== run 1 ==
## reuleaux
module reuleaux(input logic clk, input logic rst_n, input logic [2:0] colour,
                input logic [7:0] centre_x, input logic [6:0] centre_y, input logic [7:0] diameter,
                input logic start, output logic done,
                output logic [7:0] vga_x, output logic [6:0] vga_y,
                output logic [2:0] vga_colour, output logic vga_plot);
make LEC_CHECK=0 ABC_AREA=1 CAP_MARGIN=15 CELL_PAD_IN_SITES_GLOBAL_PLACEMENT=0 CORE_ASPECT_RATIO=0.98 CORE_MARGIN=2 CORE_UTILIZATION=70 CTS_CLUSTER_DIAMETER=358 CTS_CLUSTER_SIZE=43 GPL_ROUTABILITY_DRIVEN=1 GPL_TIMING_DRIVEN=1 HOLD_SLACK_MARGIN=-0.09 SLEW_MARGIN=35 finish   # period 25.2 ns
run.sh (not shown) runs the stock make flow with config.mk's settings and CLKGATE_MAP_FILE=.
In the summary table, run 1 is marked failed, with error GRT-0116 raised in global routing (5_1_grt).
The following lists how run 2 was set up differently from run 1:
- changing CTS_CLUSTER_DIAMETER from 358 to 222
- setting SETUP_SLACK_MARGIN to 5.0 for the first time
- changing CORE_UTILIZATION from 70 to 72
- removing HOLD_SLACK_MARGIN (formerly -0.09)
- setting PLACE_DENSITY to 0.6 for the first time
- changing SLEW_MARGIN from 35 to 0
- changing CORE_ASPECT_RATIO from 0.98 to 1.11
- changing CTS_CLUSTER_SIZE from 43 to 56
- changing the clock period (ns, I/O delays scaled along) from 25.2 to 26.5
As far as distinct cell type count after synthesis goes, run 1 and run 2 are indistinguishable; the numbers are identical.
Run 1 → run 2: floorplan utilization increased by 2.2 points relative to the old numbers, minimum setup slack after placement increased by 0.57 ns relative to the old numbers.
From run 1 to run 2, and-or/or-and share of the synthesized area did not move at all.
From run 1 to run 2, synthesized area did not move at all.
Run 2 vs. run 1: total core area -3.0%, post-placement cell count shrank by about 0.9%, yosys stat chip area stayed essentially flat, die span in y went up.
Area of the die: run 2 vs run 1 down about 2.7%
Stage in which a tool error killed run 2: clock tree synthesis (4_1_cts).
Modified inputs, run 3 compared to run 2
- CORE_UTILIZATION changed from 72 to 29
- CTS_CLUSTER_SIZE changed from 56 to 98
- PLACE_DENSITY changed from 0.6 to 0.84
- SETUP_SLACK_MARGIN removed (was 5.0)
- CTS_CLUSTER_DIAMETER changed from 222 to 221
- CELL_PAD_IN_SITES_GLOBAL_PLACEMENT changed from 0 to 3
- the clock period (ns, I/O delays scaled along) changed from 26.5 to 30.7
==> comparison <==
Run 3 finished every step from synthesis to the final layout, and the layout passed the timing, design-rule and antenna checks.
Estimated wirelength of the detail-placed design for run 3: about 1.7% up relative to run 2
In run 3 relative to run 2, core outline area had gone up by more than 100%.
Between run 2 and run 3, the flow reports die extent in y increasing by more than half.
Synthesized net count: run 2 vs run 3 identical
Reported for run 3 and run 2, simple-gate share of the synthesized area turned out identical to the last digit.
The width of the die in run 3 sits about 57% above the value recorded for run 2.
The setup slack at placement number comes out lower for run 2 vs run 3.
Diff run 3 and run 2: initial core utilization higher in run 2
Floorplan die area ends up lower on run 2.

== exp/zinc ==
reuleaux again, from the RTL that the note above started with.
clock: 40.1 ns
lec_check: 0
abc_area: 1
cap_margin: 20
core_aspect_ratio: 1.28
core_margin: 2
core_utilization: 64
cts_cluster_diameter: 102
gpl_routability_driven: 1
hold_slack_margin: 0.15
slew_margin: 20
tns_end_percent: 95
exp/zinc: done, clean on timing, DRC and antenna
Changes in exp/tundra relative to exp/zinc:
Settings: GPL_ROUTABILITY_DRIVEN: 1 -> unset; ABC_AREA: 1 -> unset; CTS_CLUSTER_DIAMETER: 102 -> unset; CORE_ASPECT_RATIO: 1.28 -> unset; SETUP_SLACK_MARGIN: unset -> 5.0; CORE_UTILIZATION: 64 -> 66; TNS_END_PERCENT: 95 -> unset; HOLD_SLACK_MARGIN: 0.15 -> unset; the clock period (ns, I/O delays scaled along): 40.1 -> 34.7.
Findings:
exp/tundra has less setup slack than exp/zinc.
Taking exp/zinc as 1.0, exp/tundra lands at 0.802 on final cell count without fillers.
Largest non-sequential cell family by area: simple AND/OR/NAND/NOR gates -> exp/zinc, AND-OR/OR-AND gates -> exp/tundra
Final cell area excluding filler cells, exp/tundra and exp/zinc, higher one = exp/tundra.
#### Input delta (exp/indigo over exp/tundra)
Settings: a change of CORE_UTILIZATION from 66 to 40; a deleted SETUP_SLACK_MARGIN that had been 5.0; a change of the clock period (ns, I/O delays scaled along) from 34.7 to 40.0.
Results
Delta (exp/indigo minus exp/tundra): area overhead of the layout relative to synthesis decreased by 10 points relative to the old numbers, post-route core utilization decreased by 35 points relative to the old numbers, non-clock buffer count decreased by 304 relative to the old numbers, total wirelength of the detailed-routed design decreased by about 4% relative to the old numbers.
Input-level comparison between exp/amber and exp/indigo:
Settings: CORE_MARGIN: 2 -> 3; ABC_AREA: unset -> 1; SLEW_MARGIN: 20 -> 15; CELL_PAD_IN_SITES_DETAIL_PLACEMENT: unset -> 1; CORE_UTILIZATION: 40 -> 65.
### Flow results
Re placer's final routability congestion estimate: exp/indigo was lower than exp/amber. Between exp/indigo and exp/amber, tally of unique sky130hd cells used after synthesis is lower for exp/amber, exp/indigo comes in above that. As the logs show, exp/amber stopped at detailed placement (3_5_place_dp) after a tool error, so it never reached the end of the flow. In the flow results for exp/indigo and exp/amber, the instance tally after logic synthesis is smaller on exp/indigo. exp/amber vs exp/indigo — mean cell area of the mapped netlist dropped by more than 10%. Diff exp/indigo -> exp/amber: total cells reported by yosys after synthesis rose 35%; register area share after synthesis decreased by 0.19 points relative to the old numbers; synthesized area +about 9%; Yosys chip area grew by 9.0%. Run comparison: exp/amber dominant non-sequential cell family after synthesis simple AND/OR/NAND/NOR gates; exp/indigo dominant non-sequential cell family after synthesis AND-OR/OR-AND gates. Compared with exp/indigo, exp/amber improves die size.
> inputs changed (exp/amber -> exp/ember)
Settings: CELL_PAD_IN_SITES_DETAIL_PLACEMENT: 1 -> unset; CORE_MARGIN: 3 -> 2; SLEW_MARGIN: 15 -> 20; CORE_UTILIZATION: 65 -> 72; ABC_AREA: 1 -> unset; the clock period (ns, I/O delays scaled along): 40.0 -> 23.7.
Findings:
Delta (exp/ember minus exp/amber): area after synthesis shows a reduction of about 8%, placeable core region shows a reduction of about 16%.
The lower net count after synthesis came out of exp/ember.
Of exp/ember and exp/amber, the run reporting the lower arithmetic-cell share of the synthesized area counting full adders, half adders and majority gates was exp/amber.
exp/ember against exp/amber: post-synthesis average cell area up about 24%; die area moved down; routability congestion estimate rose by 15%; cell count after synthesis now smaller.
FAIL exp/ember @ clock tree synthesis (4_1_cts): tool exited with error
Modified inputs, exp/sierra compared to exp/ember
Settings: CORE_UTILIZATION changed from 72 to 40; the clock period (ns, I/O delays scaled along) changed from 23.7 to 39.2.
Findings:
exp/sierra against exp/ember: synthesized area closely matched the old numbers, placeable core region increased by about 80% relative to the old numbers, starting density of the core decreased by 33 points relative to the old numbers, die size increased by 40000 µm² relative to the old numbers, placed instance count decreased by about 11% relative to the old numbers. Reported for exp/sierra and exp/ember, area figure in the yosys stat output turned out identical to the last digit. In the flow results for exp/sierra and exp/ember, the worst slack at placement is larger on exp/sierra. exp/sierra finished every step from synthesis to the final layout, and the layout passed the timing, design-rule and antenna checks. The number of rows created at floorplan in exp/sierra is 1.3 times that in exp/ember.
